File: config.mk
export PLATFORM = sky130hd
export DESIGN_NAME = magnitude_wrapper
export DESIGN_NICKNAME = magnitude_wrapper
export VERILOG_FILES = /design/flow/design.v
export SDC_FILE = /design/flow/constraint.sdc
export NUM_CORES = 4
export LEC_CHECK = 0
export ABC_AREA = 0
export CAP_MARGIN = 30
export CORE_MARGIN = 2
export CORE_UTILIZATION = 72
export CTS_CLUSTER_DIAMETER = 217
export CTS_CLUSTER_SIZE = 76
export PLACE_DENSITY = 0.95
export SETUP_SLACK_MARGIN = -0.36
export SLEW_MARGIN = 20
File: constraint.sdc
create_clock -name core_clock -period 6.12 [get_ports {aclk}]
set_input_delay 1.2240 -clock core_clock [delete_from_list [all_inputs] [get_ports {aclk}]]
set_output_delay 1.2240 -clock core_clock [all_outputs]
set_load 0.01 [all_outputs]
File: design.v
`timescale 1ns / 1ps
module magnitude_wrapper(
	input aclk,
	input aresetn,
	input s_i_data_valid,
	output reg s_o_data_ready,
	input [31:0] s_i_data,
	output reg m_o_data_valid,
	input m_i_data_ready,
	output reg [31:0] m_o_data
    );
	reg [31:0] o_data_temp;
	reg [15:0] data_real;
	reg [15:0] data_imag;
	reg start_calc;
	reg ack_calc;
	wire [15:0] in_real = s_i_data[15:0];
	wire [15:0] in_imag = s_i_data[31:16];
	always @ (posedge aclk)
		begin
			if (aresetn == 0) begin
				s_o_data_ready <= 1'b0;
				start_calc <= 1'b0;
			end
			if (ack_calc == 1'b1) begin
				start_calc <= 0;
			end
			if ( (s_i_data_valid == 1'b1) && (ack_calc == 0)) begin
				if (in_real[15] == 1'b1)
					data_real <= ~in_real + 16'd1;
				else
					data_real <= in_real;
				if (in_imag[15] == 1'b1)
					data_imag <= ~in_imag + 16'd1;
				else
					data_imag <= in_imag;
				s_o_data_ready <= 1;
				start_calc <= 1'b1;
			end
		end
	always @ (posedge aclk)
		begin
			if (aresetn == 0) begin
				ack_calc <= 0;
			end
			if (start_calc == 1'b1) begin
				ack_calc <= 1;
				o_data_temp <= data_real*data_real + data_imag*data_imag;
			end
			else begin
				ack_calc <= 0;
			end
		end
	always @ (posedge aclk)
		begin
			if (aresetn == 0) begin
				m_o_data_valid <= 1'b0;
			end
			if (m_i_data_ready == 1'b1) begin
				if (ack_calc == 0) begin
					m_o_data_valid <= 1'b0;
				end
				else begin
					m_o_data_valid <= 1'b1;
					m_o_data <= o_data_temp;
				end
			end
		end
endmodule
File: run.sh
#!/bin/bash
# the make line also repeats each setting of config.mk as NAME=value (left out here)
make -C /OpenROAD-flow-scripts/flow DESIGN_CONFIG=/design/flow/config.mk WORK_HOME=/design/flow/orfs CLKGATE_MAP_FILE= finish
==> results of run 1 <==
## what timing repair did
action	4_1_cts
gates resized	145
buffers inserted	51
pin swaps	90
setup endpoints to repair	22
## layer usage
metal,track usage [%],overflow
met1,75.50,3
met2,94.67,191
met3,69.39,7
met4,83.52,132
met5,28.98,1
## metrics by stage
stage / setup WS (ns) / cells / hold slack [ns] / cell area (um^2)
4_1_cts: -1.110 / 2424 / 0.3927 / 22450
3_5_place_dp: -1.226 / 2361 / 0.3817 / 21210
3_3_place_gp: -0.8691 / 2361 / 0.3597 / 21210
2_1_floorplan: -0.6527 / 1791 / 0.4003 / 18770
==> flow_summary_export.csv, run 1 <==
group,metric,value,unit
synthesis,topCombFamilyByArea,"adder cells",
synthesis,simple_gate_area_share,9.967,%
synthesis,synthAoiAreaFrac,4.595,%
synthesis,xor_share,3.070,%
floorplan,rows,58,
placement,hpwlAfterDp,45690,um
synthesis,ff_type,"edfxtp_1",
synthesis,top_cells_by_area,"fa_1, edfxtp_1, ha_1",
clocking,cts_sinks,100,
synthesis,synth_cell_type_count,59,
synthesis,muxShareOfSynthArea,0.1755,%
clocking,h-tree-depth,3,
clocking,cts-root-buf,"clkbuf_16",
synthesis,ys_cells,1791,
status,outcome,"stopped before the end",
synthesis,synth_area_per_cell,10.35,um^2
clocking,ctsHoldBuffers,0,
synthesis,synthesis.nets,2406,
clocking,clockBufferDepth,2,
synthesis,yosysWarnings,1,
grt,grtUsageTotal,79.51,%
status,tool.error,"[ERROR GRT-0116] Global routing finished with congestion. Check the congestion regions in the DRC Viewer.",
floorplan,fp_util,73.42,%
synthesis,yosys_area,18540,um^2
synthesis,yosys-top-cells-count,"inv_1, fa_1, ha_1",
floorplan,chip_area,27050,um^2
synthesis,ys.flops,100,
placement,numPortBuffers,69,
floorplan,pin_count,70,
placement,place.gp.congestion,0.9756,
synthesis,synthArstFlopShare,0,%
synthesis,netlist_area,18540,um^2
clocking,cts_made_buffers,9,
floorplan,core_area,25250,um^2
grt,grt-ovfl-total,334,
synthesis,synth_cells,1791,
synthesis,edf_count,97,
synthesis,synth_top_area_share,41.46,%
synthesis,synth_adder_area_share,54.62,%
synthesis,top_area_cell,"fa_1",
floorplan,die_width,164.5,um
floorplan,fp.dieH,164.5,um
synthesis,ys_seq_share,16.03,%
status,stop_stage,"5_1_grt",
synthesis,top_cell,"inv_1",
==> inputs of run 2 (changes only) <==
- ABC_AREA: 0 -> 1
- CAP_MARGIN: 30 -> 20
- CORE_ASPECT_RATIO: default -> 0.5
- CORE_MARGIN: 2 -> 7
- CORE_UTILIZATION: 72 -> 70
- CTS_CLUSTER_DIAMETER: 217 -> 310
- CTS_CLUSTER_SIZE: 76 -> 100
- HOLD_SLACK_MARGIN: default -> 0.06
- PLACE_DENSITY: 0.95 -> default
- PLACE_DENSITY_LB_ADDON: default -> 0.27
- SETUP_SLACK_MARGIN: -0.36 -> default
- SLEW_MARGIN: 20 -> 25
- TNS_END_PERCENT: default -> 15
- clock period: 6.12 -> 10.0 ns (I/O delays scaled with it)
==> run 2 against run 1 <==
  * Now clean on timing, DRC and antenna
  * Synthesized cell count increased by 25%
  * Die area up 22%
  * Area after synthesis is 5.5% higher
==> flow_summary_export.csv, run 2 <==
group,metric,value,unit
clocking,cts_made_buffers,9,
grt,grt_first_pass_wirelength,69550,um
synthesis,topCombFamilyByArea,"adder cells",
sta,rsz0062_at_grt,"false",
synthesis,yosys_area,19560,um^2
setup_path,cp_top_family,"adder cells",
synthesis,synth_adder_area_share,51.79,%
synthesis,synth_cells,2231,
detailed_routing,vias,13740,
synthesis,synth_cell_type_count,34,
synthesis,synthArstFlopShare,0,%
setup_path,r2r_cells,24,
sta,report.final.slew_viol_count,0,
floorplan,core_area,27600,um^2
clocking,h-tree-depth,3,
grt,grtUsageTotal,25.99,%
synthesis,yosysWarnings,1,
detailed_routing,wl_per_cell,15.39,um
synthesis,muxShareOfSynthArea,0,%
floorplan,fp.dieH,132.2,um
detailed_routing,drc,0,
worst_hold_path,min_from,"o_data_temp[30]",
detailed_routing,routed_wl,40610,um
grt,grt_start_max_net_pins,35,
setup_path,startpoint,"data_real[10]",
synthesis,top_cell,"inv_1",
setup_path,critPathMaxFanout,16,
synthesis,top_area_cell,"fa_1",
synthesis,ff_type,"edfxtp_1",
worst_hold_path,holdPathEnd,"m_o_data[30]",
setup_path,timing.rr.end,"o_data_temp[28]",
detailed_routing,drt-initial-drc-count,1038,
setup_path,critPathKind,"flop to flop",
setup_path,worstPathCellList,"nand2_1, inv_1, fa_1, ha_1, a21o_1, fa_1, inv_1, fa_1, inv_1, fa_1, fa_1, fa_1, inv_1, fa_1, inv_1, ha_1, nand2_1, nand2_1, a21oi_1, nand2_1, a21oi_1, nand2_1, nand2_1, nand2_1",
sta,finalSetupTns,0,ns
setup_path,r2r_start,"data_real[10]",
grt,antenna_found_initial,0,
flow_run,max-cap-violations,0,
clocking,cts_tree,"yes",
sta,worstMarginPinSlew,0.8084,ns
setup_path,cpPeakStageDelay,0.83,ns
layout,nNetsFinal,2867,
sta,fin_ws,3.002,ns
clocking,clockBufferDepth,2,
sta,min_period,6.998,ns
synthesis,synthesis.nets,2846,
clocking,ctsHoldBuffers,0,
floorplan,rows,43,
clocking,cts_sinks,100,
synthesis,yosys-top-cells-count,"inv_1, nand2_1, fa_1",
placement,place.gp.congestion,0.9827,
sta,setup_viol,0,
setup_path,cp_num_cells,24,
clocking,postCtsSetupRepairBufs,0,
clocking,ctsResizeCount,0,
clocking,clk_pin_slew,0.08,ns
flow_run,openroad.warnings,36,
worst_hold_path,min_path_type,"flop to flop",
sta,clock_skew,0.009252,ns
synthesis,ys_cells,2231,
setup_path,critical_path_buf_inv_count,5,
synthesis,simple_gate_area_share,13.60,%
placement,hpwlAfterDp,35310,um
setup_path,critPathCaptureType,"flop",
clocking,clk_latency,0.38,ns
layout,fill_cells,1954,
grt,grt_pass1_vias,14760,
sta,fmax,142.9,MHz
detailed_routing,via_per_inst,5.206,
synthesis,ys_seq_share,15.20,%
synthesis,ys.flops,100,
synthesis,xor_share,2.329,%
synthesis,edf_count,97,
sta,min_period_over_period,69.98,%
worst_hold_path,min_path_cells,0,
clocking,cts-root-buf,"clkbuf_16",
setup_path,reg2reg_slack,3.00,ns
placement,numPortBuffers,69,
floorplan,pin_count,70,
setup_path,start_kind,"flop",
layout,syn_to_final_growth,6.462,%
floorplan,die_width,250.4,um
status,outcome,"complete, no violations",
grt,grt-ovfl-total,0,
synthesis,top_cells_by_area,"fa_1, edfxtp_1, inv_1",
detailed_routing,n_antenna_cell,0,
setup_path,crit_end,"o_data_temp[28]",
sta,max-slew-margin-rel,46.10,%
floorplan,fp_util,70.86,%
detailed_routing,ant_nets,0,
detailed_routing,firstDrtPassIters,6,
sta,hold_violations,0,
floorplan,chip_area,33100,um^2
synthesis,synth_area_per_cell,8.766,um^2
placement,dp_slack,3.080,ns
setup_path,worst_ep_arrival_time,7.14,ns
synthesis,synthAoiAreaFrac,1.395,%
setup_path,crit_path_top_delay_cell,"edfxtp_1",
synthesis,synth_top_area_share,39.31,%
setup_path,required,10.14,ns
synthesis,netlist_area,19560,um^2
[run 2: layout make-up]
| cell class | instances | area (um^2) | share of cell area, % |
|---|---|---|---|
| Clock buffer | 9 | 225.2 | 1.082 |
| Clock inverter | 7 | 86.33 | 0.4147 |
| Inverter | 756 | 2838 | 13.63 |
| Multi-Input combinational cell | 1314 | 13510 | 64.91 |
| Sequential cell | 100 | 2973 | 14.28 |
| Tap cell | 382 | 478.0 | 2.296 |
| Timing Repair Buffer | 71 | 705.7 | 3.389 |
[run 2: layer usage]
layer	wire (um)	up-vias	track usage [%]
met5	0	-	0
met4	933	0	7.292
met3	3880	86	6.808
met2	19750	542	43.56
met1	16050	6714	33.57
li1	-	6396	-
[run 2: per-stage QoR]
| step | std cells | utilization (%) | hold WS (ns) | area (um^2) |
|---|---|---|---|---|
| 6_report | 2639 | 75.43 | 0.4165 | 20820 |
| 5_1_grt | 2639 | 75.43 | 0.4276 | 20820 |
| 4_1_cts | 2639 | 75.43 | 0.4191 | 20820 |
| 3_5_place_dp | 2623 | 74.31 | 0.4045 | 20510 |
| 3_3_place_gp | 2623 | 74.31 | 0.4004 | 20510 |
| 2_1_floorplan | 2231 | - | 0.4003 | 19560 |
==> inputs of run 3 (changes only) <==
- ABC_AREA: 1 -> default
- CORE_ASPECT_RATIO: 0.5 -> default
- CORE_MARGIN: 7 -> 2
- CORE_UTILIZATION: 70 -> 40
- CTS_CLUSTER_DIAMETER: 310 -> default
- CTS_CLUSTER_SIZE: 100 -> default
- HOLD_SLACK_MARGIN: 0.06 -> default
- PLACE_DENSITY_LB_ADDON: 0.27 -> default
- SLEW_MARGIN: 25 -> 20
- TNS_END_PERCENT: 15 -> default
- clock period: 10.0 -> 5.0 ns (I/O delays scaled with it)
==> run 3 against run 2 <==
  * Sequential cell count unchanged
  * Synthesized cell count decreased by 20%
  * Non-clock buffer count increased by 341
  * Critical endpoint is now o_data_temp[30]
  * Design area increased by 14%
  * Die area increased by 45%
  * The layout now fails its checks (setup timing)
  * Clock-buffer cell count unchanged
  * Fmax decreased by 1.1%
==> flow_summary_export.csv, run 3 <==
group,metric,value,unit
synthesis,synth_area_per_cell,10.35,um^2
detailed_routing,vias,12860,
worst_hold_path,min_from,"o_data_temp[15]",
setup_path,r2r_cells,21,
placement,dp_slack,-2.180,ns
detailed_routing,via_per_inst,4.640,
placement,numPortBuffers,69,
setup_path,start_kind,"flop",
setup_path,cp_top_family,"adder cells",
grt,grt_start_max_net_pins,34,
floorplan,chip_area,48090,um^2
placement,place.gp.congestion,0.8826,
synthesis,ff_type,"edfxtp_1",
clocking,cts-root-buf,"clkbuf_16",
clocking,cts_tree,"yes",
setup_path,worst_ep_arrival_time,7.21,ns
synthesis,synth_cell_type_count,59,
floorplan,die_width,219.3,um
synthesis,yosys_area,18540,um^2
setup_path,critPathCaptureType,"flop",
detailed_routing,drc,0,
sta,clock_skew,0.01620,ns
synthesis,synth_cells,1791,
synthesis,xor_share,3.070,%
sta,setup_viol,25,
synthesis,top_area_cell,"fa_1",
setup_path,startpoint,"data_real[4]",
floorplan,core_area,45580,um^2
floorplan,rows,78,
synthesis,synth_top_area_share,41.46,%
synthesis,top_cell,"inv_1",
sta,rsz0062_at_grt,"true",
setup_path,crit_path_top_delay_cell,"fa_1",
detailed_routing,n_antenna_cell,0,
layout,stdcell_count,2772,
sta,fmax,141.4,MHz
synthesis,ys.flops,100,
synthesis,synthesis.nets,2406,
sta,finalSetupTns,-41.71,ns
setup_path,worst_path_most_repeated_cell,"fa_1",
flow_run,max-cap-violations,0,
grt,antenna_found_initial,0,
synthesis,topCombFamilyByArea,"adder cells",
clocking,clk_pin_slew,0.09,ns
layout,fill_cells,4039,
setup_path,critPathMaxFanout,4,
detailed_routing,firstDrtPassIters,7,
clocking,h-tree-depth,3,
setup_path,reg2reg_slack,-2.07,ns
sta,worstMarginPinSlew,0.9853,ns
status,outcome,"failed layout checks",
detailed_routing,routed_wl,41110,um
sta,max-slew-margin-rel,34.17,%
setup_path,timing.rr.end,"o_data_temp[30]",
grt,grt-ovfl-total,0,
setup_path,required,5.14,ns
status,so.violations,"setup timing",
grt,grt_first_pass_wirelength,69260,um
placement,hpwlAfterDp,35140,um
setup_path,worstPathCellList,"buf_6, buf_6, and2_4, fa_1, fa_2, inv_2, fa_1, fa_1, inv_2, fa_1, fa_1, fa_1, fa_1, ha_4, and4_4, and2_4, nand3_4, a2111o_1, a21o_1, and4_4, a311o_1",
grt,grtUsageTotal,18.27,%
setup_path,cp_num_cells,21,
synthesis,yosys-top-cells-count,"inv_1, fa_1, ha_1",
floorplan,fp.dieH,219.3,um
layout,nNetsFinal,2782,
synthesis,synth_adder_area_share,54.62,%
sta,fin_ws,-2.074,ns
grt,grt_pass1_vias,14530,
setup_path,r2r_start,"data_real[4]",
synthesis,netlist_area,18540,um^2
clocking,clk_latency,0.38,ns
clocking,cts_sinks,100,
floorplan,fp_util,40.68,%
worst_hold_path,min_path_cells,0,
detailed_routing,drt-initial-drc-count,463,
detailed_routing,ant_nets,0,
placement,place_inst,2690,
synthesis,synthArstFlopShare,0,%
clocking,clockBufferDepth,2,
setup_path,cpPeakStageDelay,0.57,ns
sta,report.final.slew_viol_count,0,
sta,min_period_over_period,141.5,%
synthesis,ys_cells,1791,
synthesis,simple_gate_area_share,9.967,%
layout,syn_to_final_growth,28.21,%
clocking,ctsHoldBuffers,0,
synthesis,ys_seq_share,16.03,%
clocking,cts_made_buffers,9,
sta,hold_violations,0,
worst_hold_path,holdPathEnd,"m_o_data[15]",
synthesis,muxShareOfSynthArea,0.1755,%
sta,hold_ws,0.4187,ns
synthesis,edf_count,97,
setup_path,critPathKind,"flop to flop",
sta,min_period,7.074,ns
synthesis,synthAoiAreaFrac,4.595,%
synthesis,yosysWarnings,1,
worst_hold_path,min_path_type,"flop to flop",
floorplan,pin_count,70,
detailed_routing,wl_per_cell,14.83,um
setup_path,crit_end,"o_data_temp[30]",
flow_run,openroad.warnings,39,
synthesis,top_cells_by_area,"fa_1, edfxtp_1, ha_1",
setup_path,critical_path_buf_inv_count,4,
==> run 3: per-stage QoR <==
| stage | instance area, um^2 | utilization [%] |
|---|---|---|
| detailed placement | 22080 | 48.45 |
| floorplan | 18930 | - |
| CTS | 23170 | 50.83 |
| finish | 23770 | 52.16 |
| global placement | 22080 | 48.45 |
| global route | 23770 | 52.16 |
==> run 3: metal layers <==
| layer | wire length, um | global-route usage (%) | vias to the layer above |
|---|---|---|---|
| li1 | - | - | 6128 |
| met1 | 16210 | 21.63 | 6566 |
| met2 | 23250 | 34.76 | 119 |
| met3 | 689 | 1.843 | 48 |
| met4 | 956 | 5.225 | 0 |
| met5 | 0 | 0 | - |
==> run 3: repair_timing <==
item	4_1_cts	5_1_grt
buffers inserted	40	28
gates resized	112	99
setup endpoints to repair	27	27
pin swaps	75	73
==> run 3: final cells by class <==
class,instances,area [um^2],share of cell area (%)
multi-input combinational,1129,14300,60.15
inverter,515,1933,8.132
tap,600,750.7,3.158
timing repair buffer,412,3490,14.68
sequential,100,2973,12.51
clock buffer,9,225.2,0.9474
clock inverter,7,102.6,0.4316
==> inputs of run 4 (changes only) <==
- CAP_MARGIN: 20 -> 0
- CORE_ASPECT_RATIO: default -> 0.91
- CORE_UTILIZATION: 40 -> 72
- CTS_CLUSTER_SIZE: default -> 88
- PLACE_DENSITY_LB_ADDON: default -> 0.04
- SETUP_SLACK_MARGIN: default -> 4.17
- clock period: 5.0 -> 14.1 ns (I/O delays scaled with it)
==> run 4 against run 3 <==
  * The run now finishes clean
  * Area after synthesis unchanged
  * Non-clock buffer count down 341
  * Via count down 6.9%
  * Critical path type unchanged
==> flow_summary_export.csv, run 4 <==
group,metric,value,unit
status,outcome,"complete, no violations",
setup_path,startpoint,"data_real[11]",
clocking,h-tree-depth,3,
worst_hold_path,min_from,"o_data_temp[8]",
synthesis,top_cell,"inv_1",
synthesis,simple_gate_area_share,9.967,%
placement,dp_slack,6.089,ns
placement,hpwlAfterDp,31590,um
sta,fmax,122.5,MHz
flow_run,max-cap-violations,0,
clocking,clockBufferDepth,2,
synthesis,topCombFamilyByArea,"adder cells",
floorplan,die_width,172.2,um
synthesis,yosysWarnings,1,
setup_path,cp_top_family,"adder cells",
sta,setup_viol,0,
placement,place.gp.congestion,0.9419,
grt,busiest_layer,"met2",
sta,report.final.slew_viol_count,0,
flow_run,openroad.warnings,36,
sta,fin_ws,5.935,ns
floorplan,chip_area,27050,um^2
synthesis,top_cells_by_area,"fa_1, edfxtp_1, ha_1",
synthesis,ff_type,"edfxtp_1",
clocking,cts_made_buffers,9,
detailed_routing,routed_wl,37310,um
synthesis,top_area_cell,"fa_1",
clocking,cts-root-buf,"clkbuf_16",
setup_path,critPathCaptureType,"flop",
placement,place_inst,2163,
layout,nNetsFinal,2441,
worst_hold_path,min_path_cells,0,
synthesis,ys_seq_share,16.03,%
layout,stdcell_count,2179,
setup_path,crit_end,"o_data_temp[31]",
setup_path,critical_path_buf_inv_count,5,
sta,min_period,8.165,ns
clocking,clk_latency,0.36,ns
floorplan,fp.dieH,157.1,um
setup_path,r2r_cells,22,
synthesis,synthArstFlopShare,0,%
synthesis,synth_area_per_cell,10.35,um^2
setup_path,start_kind,"flop",
floorplan,pin_count,70,
synthesis,edf_count,97,
synthesis,synth_cell_type_count,59,
setup_path,required,14.20,ns
setup_path,worst_path_most_repeated_cell,"fa_1",
setup_path,r2r_start,"data_real[11]",
clocking,ctsResizeCount,0,
sta,min_period_over_period,57.91,%
floorplan,core_area,25570,um^2
sta,clock_skew,0.01732,ns
synthesis,synthesis.nets,2406,
synthesis,synthAoiAreaFrac,4.595,%
synthesis,synth_adder_area_share,54.62,%
clocking,clk_pin_slew,0.08,ns
detailed_routing,drt-initial-drc-count,631,
sta,rsz0062_at_grt,"false",
sta,max-slew-margin-rel,28.39,%
detailed_routing,n_antenna_cell,0,
detailed_routing,ant_nets,0,
clocking,cts_sinks,100,
detailed_routing,wl_per_cell,17.12,um
setup_path,timing.rr.end,"o_data_temp[31]",
grt,antenna_found_initial,0,
synthesis,synth_top_area_share,41.46,%
grt,grt-ovfl-total,0,
synthesis,yosys_area,18540,um^2
detailed_routing,firstDrtPassIters,6,
clocking,postCtsSetupRepairBufs,0,
synthesis,xor_share,3.070,%
synthesis,muxShareOfSynthArea,0.1755,%
setup_path,critPathMaxFanout,15,
worst_hold_path,min_path_type,"flop to flop",
clocking,ctsHoldBuffers,0,
layout,syn_to_final_growth,6.620,%
synthesis,synth_cells,1791,
detailed_routing,via_per_inst,5.495,
sta,finalSetupTns,0,ns
sta,hold_violations,0,
setup_path,reg2reg_slack,5.94,ns
placement,numPortBuffers,69,
synthesis,ys_cells,1791,
setup_path,cp_num_cells,22,
synthesis,ys.flops,100,
synthesis,yosys-top-cells-count,"inv_1, fa_1, ha_1",
synthesis,netlist_area,18540,um^2
setup_path,critPathKind,"flop to flop",
setup_path,crit_path_top_delay_cell,"edfxtp_1",
grt,grt_start_max_net_pins,35,
grt,grt_first_pass_wirelength,63510,um
grt,grt_pass1_vias,13500,
setup_path,worst_ep_arrival_time,8.26,ns
grt,grtUsageMet1,34.99,%
layout,logic_area,13440,um^2
floorplan,rows,56,
worst_hold_path,holdPathEnd,"m_o_data[8]",
clocking,cts_tree,"yes",
sta,worstMarginPinSlew,1.072,ns
grt,grtUsageTotal,30.72,%
setup_path,worstPathCellList,"inv_1, nor2_1, fa_1, inv_1, fa_1, fa_1, fa_1, inv_1, fa_1, fa_1, fa_1, inv_1, fa_1, inv_1, ha_1, a211oi_1, o21ai_0, a221oi_1, a2bb2oi_1, a31oi_1, o21ai_0, a211oi_1",
grt,grt_use_met2,55.33,%
grt,met3_usage,4.652,%
detailed_routing,drc,0,
setup_path,cpPeakStageDelay,0.78,ns
layout,fill_cells,1773,
detailed_routing,vias,11970,
layout,flop_area,2973,um^2
floorplan,fp_util,72.50,%
==> run 4: cell type report <==
class | instances | area share [%]
Clock buffer | 10 | 1.158
Sequential cell | 100 | 15.04
Inverter | 515 | 9.778
Multi-Input combinational cell | 1129 | 67.97
Timing Repair Buffer | 71 | 3.570
Clock inverter | 6 | 0.2848
Tap cell | 348 | 2.203
==> run 4: per-layer routing <==
metal | vias up | routed length [um]
met3 | 140 | 1606
li1 | 5444 | -
met1 | 6083 | 13490
met4 | 0 | 2389
met2 | 307 | 19830
met5 | - | 0
==> run 4: through the flow <==
step	area [um^2]	hold WS [ns]	util, %
floorplan	18540	0.4003	-
CTS	19770	0.4238	77.30
global route	19770	0.4248	77.30
finish	19770	0.4205	77.30
global placement	19480	0.4015	76.18
detailed placement	19480	0.4045	76.18
==> inputs of run 5 (changes only) <==
- CAP_MARGIN: 0 -> 20
- CORE_ASPECT_RATIO: 0.91 -> default
- CORE_UTILIZATION: 72 -> 35
- CTS_CLUSTER_DIAMETER: default -> 32
- CTS_CLUSTER_SIZE: 88 -> default
- GPL_TIMING_DRIVEN: default -> 0
- PLACE_DENSITY_LB_ADDON: 0.04 -> 0.27
- SETUP_SLACK_MARGIN: 4.17 -> -0.86
- clock period: 14.1 -> 10.0 ns (I/O delays scaled with it)
==> run 5 against run 4 <==
  * Setup slack lost 4.4 ns
  * Critical path depth decreased by 1
  * Via count up 1.3%
  * Non-clock buffer count is 48 higher
  * Design area rose by 3.6%
  * Die area grew 100%
  * Fmax down 3.2%
  * Wire length grew 12%
  * Critical endpoint unchanged
  * Clock-buffer cell count decreased by 1
  * Synthesized cell count is the same
==> flow_summary_export.csv, run 5 <==
group,metric,value,unit
status,outcome,"complete, no violations",
setup_path,crit_path_top_delay_cell,"o41ai_1",
sta,report.final.slew_viol_count,0,
layout,postLayoutCellArea,20480,um^2
synthesis,top_cell,"inv_1",
sta,max-slew-margin-rel,27.35,%
synthesis,top_cells_by_area,"fa_1, edfxtp_1, ha_1",
synthesis,synthAoiAreaFrac,4.595,%
synthesis,yosysWarnings,1,
layout,flop_area,2974,um^2
setup_path,timing.rr.end,"o_data_temp[31]",
placement,numPortBuffers,69,
detailed_routing,via_per_inst,4.723,
grt,grtUsageTotal,16.57,%
clocking,cts-root-buf,"clkbuf_16",
sta,clock_skew,0.01405,ns
setup_path,critical_path_buf_inv_count,4,
worst_hold_path,holdPathEnd,"m_o_data[7]",
layout,fill_cells,5197,
synthesis,muxShareOfSynthArea,0.1755,%
synthesis,synth_cell_type_count,59,
sta,worstMarginPinSlew,1.076,ns
setup_path,critPathCaptureType,"flop",
setup_path,startpoint,"data_real[4]",
clocking,h-tree-depth,3,
setup_path,critPathMaxFanout,10,
setup_path,cpPeakStageDelay,0.93,ns
flow_run,max-cap-violations,0,
synthesis,simple_gate_area_share,9.967,%
synthesis,synthesis.nets,2406,
placement,placed_area,20160,um^2
floorplan,pin_count,70,
flow_run,openroad.warnings,36,
placement,hpwlAfterDp,37090,um
sta,min_period_over_period,84.33,%
clocking,ctsHoldBuffers,0,
synthesis,synth_adder_area_share,54.62,%
detailed_routing,routed_wl,41970,um
detailed_routing,wl_per_cell,16.35,um
grt,antenna_found_initial,2,
synthesis,yosys_area,18540,um^2
setup_path,reg2reg_slack,1.57,ns
detailed_routing,drc,0,
worst_hold_path,min_from,"o_data_temp[7]",
synthesis,synth_area_per_cell,10.35,um^2
grt,grt-ovfl-total,0,
setup_path,r2r_start,"data_real[4]",
synthesis,ys_seq_share,16.03,%
synthesis,synth_top_area_share,41.46,%
setup_path,critPathKind,"flop to flop",
clocking,cts_tree,"yes",
setup_path,r2r_cells,21,
clocking,postCtsSetupRepairBufs,0,
synthesis,ff_type,"edfxtp_1",
synthesis,top_area_cell,"fa_1",
clocking,clk_latency,0.39,ns
detailed_routing,firstDrtPassIters,5,
detailed_routing,n_antenna_cell,0,
sta,setup_viol,0,
synthesis,yosys-top-cells-count,"inv_1, fa_1, ha_1",
placement,place.gp.congestion,0.8781,
setup_path,required,10.22,ns
clocking,ctsResizeCount,0,
setup_path,cp_num_cells,21,
sta,fmax,118.6,MHz
synthesis,synthArstFlopShare,0,%
sta,min_period,8.433,ns
clocking,cts_made_buffers,9,
synthesis,edf_count,97,
synthesis,topCombFamilyByArea,"adder cells",
floorplan,fp_util,35.35,%
setup_path,crit_end,"o_data_temp[31]",
floorplan,rows,84,
detailed_routing,drt-initial-drc-count,532,
synthesis,netlist_area,18540,um^2
sta,hold_violations,0,
clocking,clockBufferDepth,2,
sta,rsz0062_at_grt,"false",
layout,nNetsFinal,2489,
floorplan,fp.dieH,234.2,um
detailed_routing,ant_nets,0,
setup_path,worstPathCellList,"clkbuf_1, nand2_1, fa_1, inv_1, fa_1, inv_1, fa_1, fa_1, inv_1, fa_1, fa_1, fa_1, fa_1, ha_1, a21oi_1, o21ai_0, and3_1, o41ai_1, a31oi_1, o2111a_1, a211oi_1",
layout,logic_area,13440,um^2
floorplan,die_width,234.2,um
grt,grt_first_pass_wirelength,69010,um
synthesis,xor_share,3.070,%
floorplan,chip_area,54830,um^2
synthesis,ys.flops,100,
worst_hold_path,min_path_cells,0,
grt,grt_pass1_vias,13600,
sta,finalSetupTns,0,ns
detailed_routing,vias,12120,
setup_path,start_kind,"flop",
setup_path,worst_ep_arrival_time,8.66,ns
grt,grt_start_max_net_pins,27,
setup_path,worst_path_most_repeated_cell,"fa_1",
synthesis,synth_cells,1791,
setup_path,cp_top_family,"adder cells",
worst_hold_path,min_path_type,"flop to flop",
floorplan,core_area,52450,um^2
synthesis,ys_cells,1791,
clocking,clk_pin_slew,0.08,ns
clocking,cts_sinks,100,
layout,syn_to_final_growth,10.45,%
-- run 5: per-stage QoR --
stage | std cells | util (%) | setup WS [ns] | hold slack, ns
after global placement | 2548 | 38.31 | 1.735 | 0.4011
after detailed placement | 2551 | 38.45 | 1.653 | 0.4057
after CTS | 2567 | 39.05 | 1.624 | 0.4203
final | 2567 | 39.05 | 1.567 | 0.4182
after floorplan | 1791 | - | 2.962 | 0.4003
after global routing | 2567 | 39.05 | 1.132 | 0.4278
-- run 5: area by class of cell --
| cell class | instances | area share, % |
|---|---|---|
| Timing Repair Buffer | 72 | 3.666 |
| Clock inverter | 7 | 0.4460 |
| Multi-Input combinational cell | 1129 | 65.62 |
| Inverter | 515 | 9.439 |
| Tap cell | 688 | 4.203 |
| Clock buffer | 9 | 1.100 |
| Buffer | 47 | 1.008 |
| Sequential cell | 100 | 14.52 |
-- run 5: routing by layer --
metal | track usage (%) | vias to the layer above | routed length (um)
met5 | 0 | - | 13
met4 | 4.371 | 2 | 978
met3 | 3.782 | 57 | 2170
met2 | 30.27 | 233 | 22630
met1 | 19.45 | 6287 | 16180
li1 | - | 5545 | -
==> inputs of run 6 (changes only) <==
- CAP_MARGIN: 20 -> 0
- CORE_ASPECT_RATIO: default -> 0.91
- CORE_UTILIZATION: 35 -> 72
- CTS_CLUSTER_DIAMETER: 32 -> 382
- CTS_CLUSTER_SIZE: default -> 22
- GPL_ROUTABILITY_DRIVEN: default -> 0
- GPL_TIMING_DRIVEN: 0 -> default
- PLACE_DENSITY_LB_ADDON: 0.27 -> 0.04
- SETUP_SLACK_MARGIN: -0.86 -> -1.18
- clock period: 10.0 -> 11.9 ns (I/O delays scaled with it)
==> run 6 against run 5 <==
  * Still clean
  * Hold slack got worse by 0.043 ns
  * Fmax grew 4.9%
  * Clock skew up 0.0039 ns
  * Utilization up 38 points
  * Synthesized cell count unchanged
  * Sequential cell count is the same
  * Design area fell by 3.4%
  * Die area shrank 51%
  * Register-to-register slack better by 2.3 ns
  * Highest routed layer is now met4
==> flow_summary_export.csv, run 6 <==
group,metric,value,unit
sta,max-slew-margin-rel,29.23,%
synthesis,topCombFamilyByArea,"adder cells",
setup_path,start_kind,"flop",
sta,finalSetupTns,0,ns
flow_run,max-cap-violations,0,
sta,fmax,124.4,MHz
floorplan,core_area,25570,um^2
synthesis,muxShareOfSynthArea,0.1755,%
synthesis,simple_gate_area_share,9.967,%
placement,numPortBuffers,69,
layout,nNetsFinal,2441,
grt,antenna_found_initial,0,
detailed_routing,wl_per_cell,17.25,um
clocking,ctsHoldBuffers,0,
synthesis,synth_cell_type_count,59,
detailed_routing,drt-initial-drc-count,774,
detailed_routing,ant_nets,0,
grt,grtUsageTotal,30.98,%
clocking,clockBufferDepth,2,
setup_path,critPathKind,"flop to flop",
floorplan,chip_area,27050,um^2
setup_path,cp_num_cells,22,
worst_hold_path,min_path_cells,0,
detailed_routing,vias,12060,
synthesis,ys.flops,100,
clocking,cts_made_buffers,9,
synthesis,synthAoiAreaFrac,4.595,%
sta,setup_viol,0,
synthesis,yosysWarnings,1,
placement,hpwlAfterDp,31840,um
worst_hold_path,min_from,"start_calc",
sta,fin_ws,3.858,ns
synthesis,synthesis.nets,2406,
synthesis,synth_top_area_share,41.46,%
setup_path,crit_end,"o_data_temp[31]",
placement,dp_slack,3.988,ns
sta,clock_skew,0.01800,ns
setup_path,critPathCaptureType,"flop",
synthesis,top_cell,"inv_1",
setup_path,cp_top_family,"adder cells",
detailed_routing,drc,0,
synthesis,ys_cells,1791,
status,outcome,"complete, no violations",
synthesis,synth_adder_area_share,54.62,%
setup_path,worst_ep_arrival_time,8.14,ns
worst_hold_path,holdPathEnd,"ack_calc",
clocking,postCtsSetupRepairBufs,0,
setup_path,crit_path_top_delay_cell,"edfxtp_1",
sta,hold_violations,0,
synthesis,yosys-top-cells-count,"inv_1, fa_1, ha_1",
setup_path,worstPathCellList,"inv_1, nor2_1, fa_1, inv_1, fa_1, fa_1, fa_1, inv_1, fa_1, fa_1, fa_1, inv_1, fa_1, inv_1, ha_1, a211oi_1, o21ai_0, a221oi_1, a2bb2oi_1, a31oi_1, o21ai_0, a211oi_1",
clocking,cts_tree,"yes",
layout,flop_area,2973,um^2
clocking,ctsResizeCount,0,
grt,grt_first_pass_wirelength,63760,um
grt,grt-ovfl-total,0,
grt,grt_start_max_net_pins,34,
sta,hold_ws,0.3752,ns
sta,rsz0062_at_grt,"false",
sta,min_period_over_period,67.58,%
synthesis,netlist_area,18540,um^2
setup_path,r2r_start,"data_real[11]",
layout,logic_area,13440,um^2
detailed_routing,n_antenna_cell,0,
floorplan,pin_count,70,
setup_path,critical_path_buf_inv_count,5,
setup_path,startpoint,"data_real[11]",
layout,stdcell_count,2179,
detailed_routing,firstDrtPassIters,7,
floorplan,rows,56,
synthesis,edf_count,97,
floorplan,fp.dieH,157.1,um
synthesis,ff_type,"edfxtp_1",
layout,syn_to_final_growth,6.654,%
setup_path,cpPeakStageDelay,0.72,ns
setup_path,reg2reg_slack,3.86,ns
placement,place_inst,2163,
synthesis,synthArstFlopShare,0,%
synthesis,yosys_area,18540,um^2
setup_path,required,12.00,ns
clocking,cts-root-buf,"clkbuf_16",
grt,grt_pass1_vias,13470,
synthesis,top_cells_by_area,"fa_1, edfxtp_1, ha_1",
clocking,clk_latency,0.36,ns
floorplan,fp_util,72.50,%
clocking,h-tree-depth,3,
layout,fill_cells,1755,
clocking,clk_pin_slew,0.08,ns
setup_path,critPathMaxFanout,15,
sta,worstMarginPinSlew,1.059,ns
synthesis,xor_share,3.070,%
setup_path,worst_path_most_repeated_cell,"fa_1",
clocking,cts_sinks,100,
setup_path,timing.rr.end,"o_data_temp[31]",
sta,min_period,8.042,ns
floorplan,die_width,172.2,um
detailed_routing,routed_wl,37590,um
flow_run,openroad.warnings,36,
synthesis,top_area_cell,"fa_1",
detailed_routing,via_per_inst,5.536,
synthesis,synth_cells,1791,
setup_path,r2r_cells,22,
worst_hold_path,min_path_type,"flop to flop",
synthesis,synth_area_per_cell,10.35,um^2
sta,report.final.slew_viol_count,0,
synthesis,ys_seq_share,16.03,%
-- run 6: final cells by class --
type | count | share of cell area [%]
clock buffer | 10 | 1.158
clock inverter | 6 | 0.3164
inverter | 515 | 9.775
multi-input combinational | 1129 | 67.95
sequential | 100 | 15.03
tap | 348 | 2.202
timing repair buffer | 71 | 3.568
-- run 6: metrics by stage --
step	instance area [um^2]	utilization (%)
6_report	19780	77.32
5_1_grt	19780	77.32
4_1_cts	19780	77.32
3_5_place_dp	19480	76.18
3_3_place_gp	19480	76.18
2_1_floorplan	18540	-
-- run 6: per-layer routing --
layer | track usage (%) | up-vias | wire length [um]
met2 | 56.89 | 355 | 20680
met4 | 16.01 | 0 | 2109
met1 | 35.76 | 6143 | 13290
met5 | 0 | - | 0
met3 | 3.571 | 129 | 1514
li1 | - | 5437 | -
==> inputs of run 7 (changes only) <==
- ABC_AREA: default -> 1
- CAP_MARGIN: 0 -> 30
- CORE_ASPECT_RATIO: 0.91 -> default
- CTS_CLUSTER_DIAMETER: 382 -> default
- GPL_ROUTABILITY_DRIVEN: 0 -> default
- PLACE_DENSITY: default -> 0.73
- PLACE_DENSITY_LB_ADDON: 0.04 -> default
- SETUP_SLACK_MARGIN: -1.18 -> -0.36
- clock period: 11.9 -> 14.1 ns (I/O delays scaled with it)
==> run 7 against run 6 <==
  * Still clean
  * Fmax rose by 14%
  * Non-clock buffer count rose by 3
  * Setup slack improved by 3.2 ns
==> flow_summary_export.csv, run 7 <==
group,metric,value,unit
status,outcome,"complete, no violations",
setup_path,reg2reg_slack,7.02,ns
synthesis,synth_cells,2231,
sta,min_period_over_period,50.19,%
floorplan,fp_util,72.97,%
grt,grtUsageTotal,31.83,%
setup_path,r2r_start,"data_real[4]",
layout,fill_cells,1935,
grt,grtUsageMet1,38.17,%
setup_path,crit_end,"o_data_temp[29]",
setup_path,worstPathCellList,"nand2_1, fa_1, fa_1, inv_1, fa_1, inv_1, fa_1, inv_1, fa_1, fa_1, fa_1, fa_1, ha_1, nand2_2, inv_1, a21oi_1, nand3_2, nand2_1, nand3_1, nand2_1, nand2_1",
floorplan,fp.dieH,168.8,um
sta,min_period,7.076,ns
clocking,clockBufferDepth,2,
setup_path,cp_top_family,"adder cells",
synthesis,synthAoiAreaFrac,1.395,%
detailed_routing,wl_per_cell,16.08,um
grt,grt_use_met2,57.47,%
synthesis,synth_top_area_share,39.31,%
clocking,h-tree-depth,3,
clocking,clk_pin_slew,0.09,ns
setup_path,critPathMaxFanout,17,
worst_hold_path,min_path_cells,0,
synthesis,synth_adder_area_share,51.79,%
sta,finalSetupTns,0,ns
worst_hold_path,min_path_type,"flop to flop",
setup_path,worst_path_most_repeated_cell,"fa_1",
synthesis,yosysWarnings,1,
setup_path,timing.rr.end,"o_data_temp[29]",
synthesis,synthesis.nets,2846,
detailed_routing,routed_wl,41830,um
synthesis,topCombFamilyByArea,"adder cells",
synthesis,simple_gate_area_share,13.60,%
synthesis,xor_share,2.329,%
grt,grt_first_pass_wirelength,70320,um
grt,antenna_found_initial,0,
floorplan,die_width,168.8,um
synthesis,edf_count,97,
placement,place.gp.congestion,0.9394,
detailed_routing,drt-initial-drc-count,860,
clocking,clk_latency,0.37,ns
grt,grt_pass1_vias,14960,
setup_path,start_kind,"flop",
floorplan,pin_count,70,
synthesis,synth_area_per_cell,8.766,um^2
sta,report.final.slew_viol_count,0,
clocking,cts_tree,"yes",
clocking,postCtsSetupRepairBufs,0,
grt,grt_start_max_net_pins,33,
synthesis,top_cell,"inv_1",
synthesis,top_cells_by_area,"fa_1, edfxtp_1, inv_1",
sta,fmax,141.3,MHz
clocking,ctsResizeCount,0,
placement,numPortBuffers,69,
setup_path,cp_num_cells,21,
placement,hpwlAfterDp,35830,um
synthesis,muxShareOfSynthArea,0,%
detailed_routing,n_antenna_cell,0,
synthesis,top_area_cell,"fa_1",
setup_path,cpPeakStageDelay,0.92,ns
layout,nNetsFinal,2870,
grt,met3_usage,3.975,%
sta,clock_skew,0.01798,ns
sta,setup_viol,0,
detailed_routing,drc,0,
clocking,cts_made_buffers,9,
detailed_routing,vias,13690,
setup_path,critPathCaptureType,"flop",
floorplan,chip_area,28500,um^2
setup_path,worst_ep_arrival_time,7.19,ns
worst_hold_path,holdPathEnd,"ack_calc",
sta,rsz0062_at_grt,"false",
synthesis,synth_cell_type_count,34,
synthesis,synthArstFlopShare,0,%
sta,worstMarginPinSlew,0.8649,ns
setup_path,crit_path_top_delay_cell,"edfxtp_1",
setup_path,required,14.21,ns
detailed_routing,firstDrtPassIters,7,
setup_path,r2r_cells,21,
detailed_routing,via_per_inst,5.261,
sta,hold_violations,0,
clocking,ctsHoldBuffers,0,
synthesis,yosys-top-cells-count,"inv_1, nand2_1, fa_1",
synthesis,ys.flops,100,
floorplan,core_area,26800,um^2
worst_hold_path,min_from,"start_calc",
synthesis,netlist_area,19560,um^2
detailed_routing,ant_nets,0,
flow_run,openroad.warnings,38,
floorplan,rows,60,
layout,syn_to_final_growth,6.289,%
setup_path,critical_path_buf_inv_count,4,
synthesis,ff_type,"edfxtp_1",
clocking,cts_sinks,100,
clocking,cts-root-buf,"clkbuf_16",
synthesis,yosys_area,19560,um^2
setup_path,critPathKind,"flop to flop",
setup_path,startpoint,"data_real[4]",
sta,max-slew-margin-rel,42.34,%
synthesis,ys_cells,2231,
grt,busiest_layer,"met2",
grt,grt-ovfl-total,0,
synthesis,ys_seq_share,15.20,%
flow_run,max-cap-violations,0,
## run 7: metal layers
layer / up-vias / part of all wire [%]
li1: 6393 / -
met1: 6750 / 36
met2: 412 / 53
met3: 130 / 5.4
met4: 0 / 4.8
met5: - / 0
## run 7: cell type report
class | count | area, um^2 | area share [%]
Timing Repair Buffer | 74 | 728.2 | 3.503
Tap cell | 341 | 426.7 | 2.053
Clock inverter | 7 | 81.33 | 0.3913
Sequential cell | 100 | 2973 | 14.30
Inverter | 756 | 2838 | 13.65
Clock buffer | 9 | 225.2 | 1.083
Multi-Input combinational cell | 1314 | 13510 | 65.02
## run 7: per-stage QoR
step / instances / area, um^2 / utilization, % / hold slack (ns) / setup slack (ns)
floorplan: 2231 / 19560 / - / 0.4003 / 7.757
global placement: 2585 / 20480 / 76.41 / 0.3596 / 7.115
detailed placement: 2585 / 20480 / 76.41 / 0.3596 / 7.048
CTS: 2601 / 20790 / 77.56 / 0.3807 / 7.035
global route: 2601 / 20790 / 77.56 / 0.3956 / 6.777
finish: 2601 / 20790 / 77.56 / 0.3795 / 7.024
==> inputs of run 8 (changes only) <==
- ABC_AREA: 1 -> default
- CORE_UTILIZATION: 72 -> 65
- CTS_CLUSTER_SIZE: 22 -> default
- PLACE_DENSITY: 0.73 -> default
- clock period: 14.1 -> 6.79 ns (I/O delays scaled with it)
==> run 8 against run 7 <==
  * The layout now fails its checks (setup timing)
  * Hold slack gained 0.040 ns
  * First-iteration DRC count shrank 18%
  * Final cell count fell by 6.0%
  * Register-to-register slack got worse by 7.3 ns
  * Clock-buffer cell count is the same
  * Critical path depth unchanged
  * Utilization up 1.1 points
  * Fmax down 0.10%
  * Critical endpoint is now o_data_temp[30]
  * Largest cell class unchanged
==> flow_summary_export.csv, run 8 <==
group,metric,value,unit
status,outcome,"failed layout checks",
status,so.violations,"setup timing",
setup_path,startpoint,"data_real[6]",
detailed_routing,n_antenna_cell,0,
flow_run,max-cap-violations,0,
synthesis,top_cell,"inv_1",
setup_path,critical_path_buf_inv_count,4,
clocking,cts_sinks,100,
synthesis,yosys-top-cells-count,"inv_1, fa_1, ha_1",
grt,grtUsageTotal,28.53,%
grt,grt_first_pass_wirelength,66710,um
floorplan,rows,61,
layout,flop_area,2973,um^2
synthesis,ys.flops,100,
synthesis,top_cells_by_area,"fa_1, edfxtp_1, ha_1",
placement,hpwlAfterDp,34220,um
layout,fill_cells,1920,
floorplan,core_area,27930,um^2
synthesis,edf_count,97,
detailed_routing,drc,0,
floorplan,chip_area,29890,um^2
grt,grt_start_max_net_pins,35,
setup_path,crit_path_top_delay_cell,"fa_2",
detailed_routing,firstDrtPassIters,5,
clocking,clk_pin_slew,0.09,ns
synthesis,topCombFamilyByArea,"adder cells",
synthesis,top_area_cell,"fa_1",
setup_path,cp_num_cells,21,
worst_hold_path,min_from,"o_data_temp[19]",
setup_path,r2r_cells,21,
placement,place.gp.congestion,0.9171,
sta,report.final.slew_viol_count,0,
setup_path,start_kind,"flop",
sta,hold_violations,0,
setup_path,cp_top_family,"adder cells",
synthesis,xor_share,3.070,%
synthesis,synthArstFlopShare,0,%
synthesis,yosysWarnings,1,
setup_path,cpPeakStageDelay,0.64,ns
setup_path,worstPathCellList,"buf_4, and2_1, buf_4, fa_1, fa_1, ha_1, inv_1, fa_1, inv_1, fa_1, fa_1, fa_2, fa_1, ha_4, and4_4, and2_4, nand3_4, a2111o_1, a21o_1, and4_4, a311o_1",
synthesis,synth_adder_area_share,54.62,%
layout,logic_area,13760,um^2
setup_path,worst_ep_arrival_time,7.20,ns
setup_path,r2r_start,"data_real[6]",
synthesis,synth_cells,1791,
synthesis,muxShareOfSynthArea,0.1755,%
sta,fmax,141.2,MHz
layout,stdcell_count,2446,
sta,hold_ws,0.4193,ns
sta,finalSetupTns,-2.282,ns
detailed_routing,vias,12720,
clocking,clk_latency,0.37,ns
sta,clock_skew,0.01486,ns
sta,worstMarginPinSlew,0.6668,ns
synthesis,synthAoiAreaFrac,4.595,%
worst_hold_path,min_path_cells,0,
layout,nNetsFinal,2678,
synthesis,ff_type,"edfxtp_1",
grt,antenna_found_initial,0,
grt,grt-ovfl-total,0,
setup_path,timing.rr.end,"o_data_temp[30]",
grt,grt_pass1_vias,14280,
setup_path,required,6.91,ns
synthesis,synth_cell_type_count,59,
synthesis,synth_area_per_cell,10.35,um^2
floorplan,fp.dieH,172.9,um
setup_path,critPathCaptureType,"flop",
synthesis,ys_cells,1791,
setup_path,crit_end,"o_data_temp[30]",
sta,min_period,7.084,ns
worst_hold_path,holdPathEnd,"m_o_data[19]",
synthesis,yosys_area,18540,um^2
detailed_routing,routed_wl,39510,um
placement,numPortBuffers,69,
placement,place_inst,2399,
clocking,cts-root-buf,"clkbuf_16",
synthesis,netlist_area,18540,um^2
synthesis,synth_top_area_share,41.46,%
setup_path,reg2reg_slack,-0.29,ns
placement,dp_slack,-0.5526,ns
synthesis,ys_seq_share,16.03,%
sta,setup_viol,14,
setup_path,critPathKind,"flop to flop",
sta,max-slew-margin-rel,55.46,%
detailed_routing,via_per_inst,5.199,
floorplan,pin_count,70,
floorplan,fp_util,66.38,%
clocking,cts_tree,"yes",
floorplan,die_width,172.9,um
setup_path,critPathMaxFanout,5,
clocking,cts_made_buffers,9,
setup_path,worst_path_most_repeated_cell,"fa_1",
detailed_routing,wl_per_cell,16.15,um
worst_hold_path,min_path_type,"flop to flop",
flow_run,openroad.warnings,39,
synthesis,synthesis.nets,2406,
sta,fin_ws,-0.2935,ns
synthesis,simple_gate_area_share,9.967,%
sta,min_period_over_period,104.3,%
detailed_routing,drt-initial-drc-count,707,
layout,syn_to_final_growth,18.55,%
sta,rsz0062_at_grt,"true",
detailed_routing,ant_nets,0,
clocking,clockBufferDepth,2,
clocking,h-tree-depth,3,
==> run 8: final cells by class <==
class	instances	share of cell area [%]
multi-input combinational	1129	62.62
clock inverter	7	0.3928
sequential	100	13.52
inverter	515	8.794
clock buffer	9	1.025
tap	378	2.152
timing repair buffer	308	11.49
==> run 8: through the flow <==
stage               instance area [um^2]  util (%)
detailed placement                 21100     75.54
CTS                                21590     77.28
global route                       21980     78.69
finish                             21980     78.69
floorplan                          18540         -
global placement                   21070     75.44
==> run 8: per-layer routing <==
| metal | share of wire (%) | track usage, % |
|---|---|---|
| met4 | 4.3 | 12.99 |
| met3 | 3.3 | 2.946 |
| met5 | 0 | 0 |
| met1 | 37 | 33.30 |
| met2 | 55 | 52.97 |
==> run 8: repair_timing <==
item                                    4_1_cts  5_1_grt
pin swaps                                     9       64
resized                                      12       67
endpoints found under the setup margin        7       13
gates cloned                                  0        0
buffers inserted                             17       25
hold buffers                                  0        0
==> inputs of run 9 (changes only) <==
- ABC_AREA: default -> 1
- CORE_ASPECT_RATIO: default -> 0.91
- CORE_UTILIZATION: 65 -> 72
- CTS_CLUSTER_SIZE: default -> 73
- PLACE_DENSITY_LB_ADDON: default -> 0.04
- SETUP_SLACK_MARGIN: -0.36 -> 1.83
- clock period: 6.79 -> 6.46 ns (I/O delays scaled with it)
==> run 9 against run 8 <==
  * The layout still fails its checks (setup timing)
  * Critical endpoint is now o_data_temp[23]
  * Via count increased by 25%
  * Clock skew increased by 0.0099 ns
  * Design area increased by 6.6%
  * Critical path depth increased by 3
  * Critical path type unchanged
  * Utilization increased by 9.2 points
  * Highest routed layer is now met5
  * Setup slack improved by 0.024 ns
==> flow_summary_export.csv, run 9 <==
group,metric,value,unit
setup_path,critPathKind,"flop to flop",
placement,hpwlAfterDp,40650,um
detailed_routing,vias,15910,
sta,rsz0062_at_grt,"true",
clocking,cts_tree,"yes",
setup_path,worst_ep_arrival_time,6.86,ns
floorplan,rows,57,
worst_hold_path,min_path_cells,0,
synthesis,synth_top_area_share,39.31,%
clocking,cts_made_buffers,9,
grt,grt_first_pass_wirelength,83190,um
clocking,h-tree-depth,3,
sta,min_period_over_period,104.2,%
synthesis,synth_cells,2231,
detailed_routing,ant_nets,0,
detailed_routing,drc,0,
flow_run,openroad.warnings,39,
sta,setup_viol,20,
clocking,clockBufferDepth,2,
detailed_routing,via_per_inst,5.695,
floorplan,fp_util,73.32,%
setup_path,critPathCaptureType,"flop",
synthesis,top_cell,"inv_1",
sta,hold_violations,0,
synthesis,top_cells_by_area,"fa_1, edfxtp_1, inv_1",
setup_path,timing.rr.end,"o_data_temp[23]",
sta,hold_ws,0.4075,ns
layout,nNetsFinal,3050,
detailed_routing,n_antenna_cell,0,
synthesis,synth_cell_type_count,34,
synthesis,simple_gate_area_share,13.60,%
synthesis,synthArstFlopShare,0,%
setup_path,cp_top_family,"adder cells",
clocking,clk_pin_slew,0.09,ns
setup_path,required,6.59,ns
synthesis,synth_adder_area_share,51.79,%
sta,min_period,6.729,ns
detailed_routing,routed_wl,58840,um
grt,grtUsageTotal,38.66,%
grt,antenna_found_initial,1,
grt,grt_start_max_net_pins,34,
sta,fmax,148.6,MHz
floorplan,chip_area,28500,um^2
setup_path,start_kind,"flop",
worst_hold_path,min_path_type,"flop to flop",
setup_path,startpoint,"data_real[4]",
detailed_routing,firstDrtPassIters,9,
synthesis,yosysWarnings,1,
setup_path,crit_path_top_delay_cell,"fa_2",
synthesis,synthAoiAreaFrac,1.395,%
clocking,ctsHoldBuffers,0,
sta,worstMarginPinSlew,0.5712,ns
synthesis,edf_count,97,
synthesis,yosys_area,19560,um^2
clocking,clk_latency,0.39,ns
status,so.violations,"setup timing",
synthesis,yosys-top-cells-count,"inv_1, nand2_1, fa_1",
placement,place_inst,2699,
detailed_routing,drt-initial-drc-count,1531,
synthesis,muxShareOfSynthArea,0,%
synthesis,synth_area_per_cell,8.766,um^2
sta,max-slew-margin-rel,61.83,%
floorplan,fp.dieH,161.2,um
synthesis,netlist_area,19560,um^2
sta,clock_skew,0.02475,ns
layout,syn_to_final_growth,19.83,%
setup_path,critPathMaxFanout,11,
synthesis,topCombFamilyByArea,"adder cells",
grt,grt_use_met2,67.13,%
setup_path,r2r_start,"data_real[4]",
synthesis,ys.flops,100,
synthesis,synthesis.nets,2846,
synthesis,ys_cells,2231,
setup_path,r2r_cells,24,
grt,busiest_layer,"met2",
setup_path,cp_num_cells,24,
status,outcome,"failed layout checks",
synthesis,ys_seq_share,15.20,%
floorplan,pin_count,70,
setup_path,cpPeakStageDelay,0.75,ns
synthesis,ff_type,"edfxtp_1",
setup_path,reg2reg_slack,-0.27,ns
layout,stdcell_count,2794,
setup_path,crit_end,"o_data_temp[23]",
placement,dp_slack,-0.2456,ns
placement,placed_area,21700,um^2
layout,postLayoutCellArea,23430,um^2
worst_hold_path,holdPathEnd,"m_o_data[21]",
synthesis,top_area_cell,"fa_1",
setup_path,worstPathCellList,"buf_4, nand2_1, fa_1, inv_2, fa_1, inv_2, fa_1, fa_1, inv_1, fa_1, fa_1, fa_1, fa_2, ha_4, nand2_4, inv_2, nand2_1, nand2_1, nand2_2, nand2_1, nand2_1, nand3_1, nand2_1, nand2_1",
floorplan,die_width,176.8,um
sta,fin_ws,-0.2691,ns
clocking,cts-root-buf,"clkbuf_16",
flow_run,max-cap-violations,0,
synthesis,xor_share,2.329,%
detailed_routing,wl_per_cell,21.06,um
setup_path,critical_path_buf_inv_count,5,
placement,numPortBuffers,69,
layout,fin_util,87.86,%
grt,grt-ovfl-total,0,
floorplan,core_area,26670,um^2
clocking,cts_sinks,100,
grt,grt_pass1_vias,17090,
grt,grtUsageMet1,42.62,%
grt,met3_usage,7.792,%
placement,place.gp.congestion,0.9122,
sta,finalSetupTns,-3.675,ns
sta,report.final.slew_viol_count,0,
worst_hold_path,min_from,"o_data_temp[21]",
run 9: repair_timing:
action / 4_1_cts / 5_1_grt
resized: 115 / 139
buffers inserted: 53 / 26
setup endpoints to repair: 27 / 27
pin swaps: 67 / 71
run 9: layer usage:
metal,up-vias,share of wire (%)
met5,-,0.019
met4,2,9.4
met3,431,10
met2,973,49
met1,7742,32
li1,6764,-
run 9: area by class of cell:
class	instances	area (um^2)
flip-flops and latches	100	2973
fillers	1248	3239
inverters	756	2846
clock buffers	9	225.2
clock inverters	7	58.81
well taps	354	442.9
multi-input cells	1314	14570
repair buffers	254	2318
==> inputs of run 10 (changes only) <==
- ABC_AREA: 1 -> default
- CAP_MARGIN: 30 -> 20
- CORE_ASPECT_RATIO: 0.91 -> default
- CTS_CLUSTER_SIZE: 73 -> default
- PLACE_DENSITY_LB_ADDON: 0.04 -> 0.28
- SETUP_SLACK_MARGIN: 1.83 -> default
- clock period: 6.46 -> 6.86 ns (I/O delays scaled with it)
==> run 10 against run 9 <==
  * Still fails the layout checks on setup timing
  * Wire length up 4.1%
  * Hold slack better by 0.013 ns
  * Non-clock buffer count up 59
  * Die area down 5.1%
  * Clock-buffer cell count up 1
  * Clock skew down 0.0032 ns
  * Final cell count down 14%
  * Via count down 2.5%
  * Global-route usage up 1.8 points
  * Critical path type unchanged
  * Critical endpoint is now o_data_temp[31]
  * Largest cell class unchanged
==> flow_summary_export.csv, run 10 <==
group,metric,value,unit
grt,grt_pass1_vias,16480,
synthesis,yosysWarnings,1,
synthesis,top_area_cell,"fa_1",
detailed_routing,ant_nets,0,
setup_path,crit_end,"o_data_temp[31]",
sta,max-slew-margin-rel,22.11,%
sta,min_period,7.732,ns
layout,postLayoutCellArea,22240,um^2
floorplan,die_width,164.5,um
sta,fin_ws,-0.8718,ns
setup_path,critPathKind,"flop to flop",
setup_path,crit_path_top_delay_cell,"fa_1",
setup_path,worst_path_most_repeated_cell,"fa_1",
synthesis,synth_area_per_cell,10.35,um^2
status,outcome,"failed layout checks",
setup_path,cp_num_cells,23,
setup_path,cpPeakStageDelay,0.71,ns
sta,report.final.slew_viol_count,0,
grt,grt-ovfl-total,0,
placement,place.gp.congestion,0.9062,
floorplan,rows,58,
layout,syn_to_final_growth,19.95,%
detailed_routing,firstDrtPassIters,10,
synthesis,synthesis.nets,2406,
grt,grt_first_pass_wirelength,81590,um
worst_hold_path,min_from,"o_data_temp[20]",
clocking,cts_made_buffers,9,
floorplan,core_area,25250,um^2
placement,numPortBuffers,69,
detailed_routing,routed_wl,61280,um
clocking,cts_tree,"yes",
sta,clock_skew,0.02154,ns
layout,stdcell_count,2410,
worst_hold_path,min_path_type,"flop to flop",
status,so.violations,"setup timing",
sta,rsz0062_at_grt,"true",
detailed_routing,drt-initial-drc-count,2216,
detailed_routing,vias,15510,
synthesis,yosys-top-cells-count,"inv_1, fa_1, ha_1",
sta,min_period_over_period,112.7,%
synthesis,muxShareOfSynthArea,0.1755,%
synthesis,yosys_area,18540,um^2
setup_path,timing.rr.end,"o_data_temp[31]",
synthesis,topCombFamilyByArea,"adder cells",
layout,fin_util,88.06,%
setup_path,r2r_cells,23,
synthesis,synth_cell_type_count,59,
synthesis,synth_top_area_share,41.46,%
grt,antenna_found_initial,7,
flow_run,max-cap-violations,0,
layout,nNetsFinal,2683,
synthesis,ys_seq_share,16.03,%
sta,fmax,129.3,MHz
setup_path,critPathMaxFanout,5,
synthesis,xor_share,3.070,%
detailed_routing,wl_per_cell,25.43,um
clocking,clk_pin_slew,0.09,ns
setup_path,reg2reg_slack,-0.87,ns
worst_hold_path,min_path_cells,0,
placement,dp_slack,-0.4418,ns
clocking,clk_latency,0.39,ns
setup_path,startpoint,"data_real[6]",
clocking,clockBufferDepth,2,
placement,place_inst,2343,
synthesis,top_cell,"inv_1",
setup_path,worstPathCellList,"buf_4, and2_1, fa_1, fa_1, fa_1, inv_1, fa_1, inv_1, fa_1, fa_1, fa_1, inv_1, fa_1, inv_1, ha_2, o21ai_2, a21oi_1, a221oi_2, buf_4, a2bb2oi_4, a31oi_4, o2111a_1, a211oi_1",
synthesis,top_cells_by_area,"fa_1, edfxtp_1, ha_1",
setup_path,worst_ep_arrival_time,7.95,ns
detailed_routing,via_per_inst,6.435,
synthesis,simple_gate_area_share,9.967,%
placement,placed_area,21000,um^2
synthesis,edf_count,97,
setup_path,cp_top_family,"adder cells",
synthesis,synthArstFlopShare,0,%
setup_path,critical_path_buf_inv_count,6,
setup_path,critPathCaptureType,"flop",
setup_path,r2r_start,"data_real[6]",
floorplan,chip_area,27050,um^2
setup_path,required,7.08,ns
worst_hold_path,holdPathEnd,"m_o_data[20]",
synthesis,netlist_area,18540,um^2
synthesis,synth_adder_area_share,54.62,%
synthesis,synthAoiAreaFrac,4.595,%
detailed_routing,drc,0,
floorplan,pin_count,70,
synthesis,synth_cells,1791,
floorplan,fp_util,73.42,%
sta,setup_viol,18,
setup_path,start_kind,"flop",
placement,hpwlAfterDp,37550,um
synthesis,ff_type,"edfxtp_1",
flow_run,openroad.warnings,39,
sta,worstMarginPinSlew,1.166,ns
grt,grtUsageTotal,40.46,%
sta,hold_ws,0.4205,ns
synthesis,ys.flops,100,
floorplan,fp.dieH,164.5,um
grt,grt_start_max_net_pins,34,
clocking,cts_sinks,100,
clocking,cts-root-buf,"clkbuf_16",
sta,hold_violations,0,
clocking,h-tree-depth,3,
synthesis,ys_cells,1791,
## run 10: what timing repair did
action / in CTS / in global routing
buffers inserted: 23 / 22
endpoints found under the setup margin: 16 / 18
resized: 80 / 84
pin swaps: 42 / 48
hold buffers: 0 / 0
gates cloned: 0 / 1
## run 10: area by class of cell
class | count | area, um^2
Multi-Input combinational cell | 1129 | 14000
Fill cell | 956 | 3014
Sequential cell | 100 | 2973
Timing Repair Buffer | 313 | 2619
Inverter | 515 | 1933
Tap cell | 330 | 412.9
Clock buffer | 10 | 229.0
Clock inverter | 6 | 57.56
Antenna cell | 7 | 17.52
## run 10: stage by stage
| stage | setup TNS, ns |
|---|---|
| 6_report | -9.952 |
| 5_1_grt | -12.23 |
| 3_5_place_dp | -3.663 |
| 3_3_place_gp | -1.684 |
| 4_1_cts | -1.272 |
| 2_1_floorplan | 0 |
## run 10: layer usage
layer | share of wire [%] | vias to the layer above | global-route usage, % | wire length (um)
met4 | 12 | 4 | 32.57 | 7358
met3 | 12 | 708 | 9.191 | 7105
met2 | 48 | 1439 | 71.11 | 29430
met1 | 28 | 7424 | 41.19 | 17300
met5 | 0.13 | - | 1.136 | 80
li1 | - | 5934 | - | -
